Setup of run A:
// prince_enc
module prince_enc (
    input  wire         clk,
    input  wire         rst,         
    input  wire         in_valid,
    output wire         in_ready,
    input  wire [63:0]  plaintext,
    input  wire [127:0] key,         
    output reg          out_valid,
    output reg  [63:0]  ciphertext
);
    reg         v1;
    reg [63:0]  pt_r;
    reg [127:0] key_r;
    wire [63:0] ct;
    assign in_ready = 1'b1;
    always @(posedge clk) begin
        if (rst) begin
            v1        <= 1'b0;
            out_valid <= 1'b0;
        end else begin
            v1        <= in_valid;
            out_valid <= v1;
        end
    end
    always @(posedge clk) begin
        if (in_valid) begin
            pt_r  <= plaintext;
            key_r <= key;
        end
        if (v1)
            ciphertext <= ct;
    end
    prince_top u_prince (
        .plaintext  (pt_r),
        .key        (key_r),
        .ciphertext (ct)
    );
endmodule
clock: 17.4 ns
lec_check: 0
cap_margin: 20
core_margin: 2
core_utilization: 66
slew_margin: 20
run.sh (not shown) runs the stock make flow with config.mk's settings and CLKGATE_MAP_FILE=.
As the logs show, run A stopped at clock tree synthesis after a tool error, so it never reached the end of the flow.
Inputs modified between run A and run B:
diff --git a/flow/config.mk b/flow/config.mk
--- a/flow/config.mk
+++ b/flow/config.mk
@@ -9,3 +9,5 @@
 export CORE_MARGIN = 2
-export CORE_UTILIZATION = 66
+export CORE_UTILIZATION = 40
+export CTS_CLUSTER_SIZE = 29
 export SLEW_MARGIN = 20
+export TNS_END_PERCENT = 55
==> flow/constraint.sdc <==
create_clock -name core_clock -period 22.0 [get_ports {clk}]
set_input_delay 4.4000 -clock core_clock [delete_from_list [all_inputs] [get_ports {clk}]]
set_output_delay 4.4000 -clock core_clock [all_outputs]
set_load 0.01 [all_outputs]
## What came out
- Run B: full flow OK, the timing, DRC and antenna checks passed
- Run A -> run B: area inside the core boundary increased by more than half
- On half-perimeter wire length of the detailed placement result, run A loses to run B.
- Compared to run A, run B has cell count after placement 1598 lower.
- Taking run A as the reference, in run B post-synthesis share of cell area spent on xor and xnor gates did not really move; post-place instance area went down; last weighted congestion value of the routability-driven placer went down.
- Going from run A to run B, setup slack at placement moved up; die area moved up; vertical die dimension saw an increase.
[inputs] run C vs run B
diff --git a/flow/config.mk b/flow/config.mk
--- a/flow/config.mk
+++ b/flow/config.mk
@@ -7,7 +7,9 @@
 export LEC_CHECK = 0
-export CAP_MARGIN = 20
+export ABC_AREA = 1
+export CAP_MARGIN = 15
 export CORE_MARGIN = 2
-export CORE_UTILIZATION = 40
-export CTS_CLUSTER_SIZE = 29
+export CORE_UTILIZATION = 72
+export CTS_CLUSTER_SIZE = 10
+export PLACE_DENSITY = 0.6
+export SETUP_SLACK_MARGIN = 1.08
 export SLEW_MARGIN = 20
-export TNS_END_PERCENT = 55
==> flow/constraint.sdc <==
create_clock -name core_clock -period 15.2 [get_ports {clk}]
set_input_delay 3.0400 -clock core_clock [delete_from_list [all_inputs] [get_ports {clk}]]
set_output_delay 3.0400 -clock core_clock [all_outputs]
set_load 0.01 [all_outputs]
### Flow results
- As the logs show, run C stopped at global routing after a tool error, so it never reached the end of the flow.
- Delta (run C minus run B): synthesized-area fraction occupied by adder cells fell by 3.1 points, worst setup timing slack at the placement stage fell by 2.04 ns, starting density of the core rose by 32 points.
- Compared with run B, in run C synthesized netlist cell count +9449; number of enable-type register cells in the synthesized netlist closely matched the old numbers.
- Summary of run C over run B: area of the chip decreased by about 26% relative to the old numbers, simple logic cell fraction of the synthesized area rose by 58 points.
Edits applied to the flow inputs when going from run C to run D:
==> flow/config.mk <==
export PLATFORM = sky130hd
export DESIGN_NAME = prince_enc
export DESIGN_NICKNAME = prince_enc
export VERILOG_FILES = /design/flow/design.v
export SDC_FILE = /design/flow/constraint.sdc
export NUM_CORES = 4
export LEC_CHECK = 0
export CAP_MARGIN = 20
export CORE_MARGIN = 2
export CORE_UTILIZATION = 66
export SLEW_MARGIN = 20
==> flow/constraint.sdc <==
create_clock -name core_clock -period 17.6 [get_ports {clk}]
set_input_delay 3.5200 -clock core_clock [delete_from_list [all_inputs] [get_ports {clk}]]
set_output_delay 3.5200 -clock core_clock [all_outputs]
set_load 0.01 [all_outputs]
No final results exist for run D, since it was stopped by error DPL-0033 during clock tree synthesis. [compare] base=run C new=run D: instance count after placement with tap cells included went down 9003, cell area after placement fell by 16%, post-synthesis xor/xnor area fraction picked up an extra 31 points. Compared with run C, in run D number of distinct standard cells referenced by the synthesized netlist higher; synthesized cell area lower. Run D — number of instances in the synthesized netlist about 60% lower, run C as reference. Between run C and run D, the flow reports die height decreasing by a little under 10%. The number of rows created at floorplan in run C is 1.11 times that in run D. Sort run C and run D by sequential cell area fraction in the yosys report, ascending, and run C comes first.
Here is what was changed in the inputs of run E compared with run D.
diff --git a/flow/config.mk b/flow/config.mk
--- a/flow/config.mk
+++ b/flow/config.mk
@@ -9,3 +9,4 @@
 export CORE_MARGIN = 2
-export CORE_UTILIZATION = 66
+export CORE_UTILIZATION = 40
+export PLACE_DENSITY = 0.6
 export SLEW_MARGIN = 20
==> flow/constraint.sdc <==
create_clock -name core_clock -period 22.0 [get_ports {clk}]
set_input_delay 4.4000 -clock core_clock [delete_from_list [all_inputs] [get_ports {clk}]]
set_output_delay 4.4000 -clock core_clock [all_outputs]
set_load 0.01 [all_outputs]
Findings:
Every stage of the flow completed for run E, and the final layout passed the timing, DRC and antenna checks.
Higher setup slack after placement among run D and run E: run E
Compared with run D, number of placement rows in run E increased by more than a quarter.
Compared run D against run E; xor/xnor share of the synthesized area within noise.
Relative to run D, the core utilization at floorplan of run E is lower by 26 points.
Run E vs run D — half-perimeter wire length after placement dropped 11%.
The combined area of all synthesized cells of run D and that of run E are within noise of each other.

Setup of ember:
Starting RTL as in the previous note.
==> flow/design.v (excerpt) <==
module prince_enc (
    input  wire         clk,
    input  wire         rst,         
    input  wire         in_valid,
    output wire         in_ready,
    input  wire [63:0]  plaintext,
    input  wire [127:0] key,         
    output reg          out_valid,
    output reg  [63:0]  ciphertext
);
export LEC_CHECK = 0
export CAP_MARGIN = 20
export CORE_ASPECT_RATIO = 1.74
export CORE_MARGIN = 2
export CORE_UTILIZATION = 70
export CTS_CLUSTER_DIAMETER = 362
export CTS_CLUSTER_SIZE = 75
export HOLD_SLACK_MARGIN = 0.2
export MIN_ROUTING_LAYER = met1
export PLACE_DENSITY_LB_ADDON = 0.16
export SETUP_SLACK_MARGIN = -1.39
export SLEW_MARGIN = 20
create_clock -name core_clock -period 18.1 [get_ports {clk}]
Status(ember) = ERROR, stage = 5_1_grt
Input changes introduced in sierra (baseline for comparison: ember):
Settings: MAX_ROUTING_LAYER: unset -> met4; CORE_ASPECT_RATIO: 1.74 -> unset; MIN_ROUTING_LAYER: met1 -> unset; HOLD_SLACK_MARGIN: 0.2 -> unset; CORE_UTILIZATION: 70 -> 40; TNS_END_PERCENT: unset -> 55; SETUP_SLACK_MARGIN: -1.39 -> unset; CTS_CLUSTER_SIZE: 75 -> 29; CELL_PAD_IN_SITES_GLOBAL_PLACEMENT: unset -> 2; CTS_CLUSTER_DIAMETER: 362 -> unset; PLACE_DENSITY_LB_ADDON: 0.16 -> unset; the clock period (ns, I/O delays scaled along): 18.1 -> 22.0.
Results
ember and sierra: one clean run, sierra; the rest did not finish clean.
ember did not make it past 5_1_grt, where a tool error ended it.
Per the comparison of sierra with ember, starting density of the core shows a reduction of 30 points, cell count after synthesis shows no meaningful change, synthesized-area fraction occupied by ao, oa, aoi and oai cells shows no meaningful change.
Total die size grows by more than half when moving from ember to sierra.
When sierra is set beside ember, its number of cells upsized or downsized after cts turns out to be 125 smaller.
Relative to sierra, the following input files were edited for amber:
Settings: CTS_CLUSTER_SIZE changed from 29 to 17; CTS_CLUSTER_DIAMETER newly set to 371; SETUP_SLACK_MARGIN newly set to 2.05; CORE_UTILIZATION changed from 40 to 72; MAX_ROUTING_LAYER removed (was met4); CELL_PAD_IN_SITES_GLOBAL_PLACEMENT removed (was 2); TNS_END_PERCENT removed (was 55); ABC_AREA newly set to 1; the clock period (ns, I/O delays scaled along) changed from 22.0 to 9.83.
Results
amber did not make it past 3_5_place_dp, where a tool error ended it. Re flip-flop and latch count after synthesis: no difference whatsoever between amber and sierra. For number of distinct library cell variants in the gate-level netlist after synthesis, dividing the value from amber by the value from sierra gives 0.37. In the metrics for sierra and amber, the one carrying the lower area fraction in full adders, half adders and majority gates is amber. Synthesized cell count ended up 9449 higher on amber than on sierra. amber vs sierra — xor and xnor fraction of the mapped netlist area dropped 31 points. Higher netlist area before placement among sierra and amber: amber. amber vs sierra: row count down by more than 10%.
#### Input delta (raven over amber)
Settings: an added TNS_END_PERCENT of 5; a change of SETUP_SLACK_MARGIN from 2.05 to -1.46; a change of CORE_UTILIZATION from 72 to 57; a deleted CTS_CLUSTER_DIAMETER that had been 371; a deleted CTS_CLUSTER_SIZE that had been 17; a deleted ABC_AREA that had been 1; a change of the clock period (ns, I/O delays scaled along) from 9.83 to 18.0.
--- outcome ---
- raven ran in full, but the layout does not pass; the checks complain about setup timing.
- Comparing raven and amber, the lower placer's final routability congestion estimate is on raven.
- [raven vs amber] register area share after synthesis: higher in raven
- [compare] base=amber new=raven: floorplan core area fell about 5%; average cell area after synthesis rose 82%; compound-gate portion of the synthesized area rose 16 points; adder and majority gate portion of the synthesized area rose 3.1 points.
- Changes observed in raven relative to amber: post-synthesis instance area lower; die size lower.
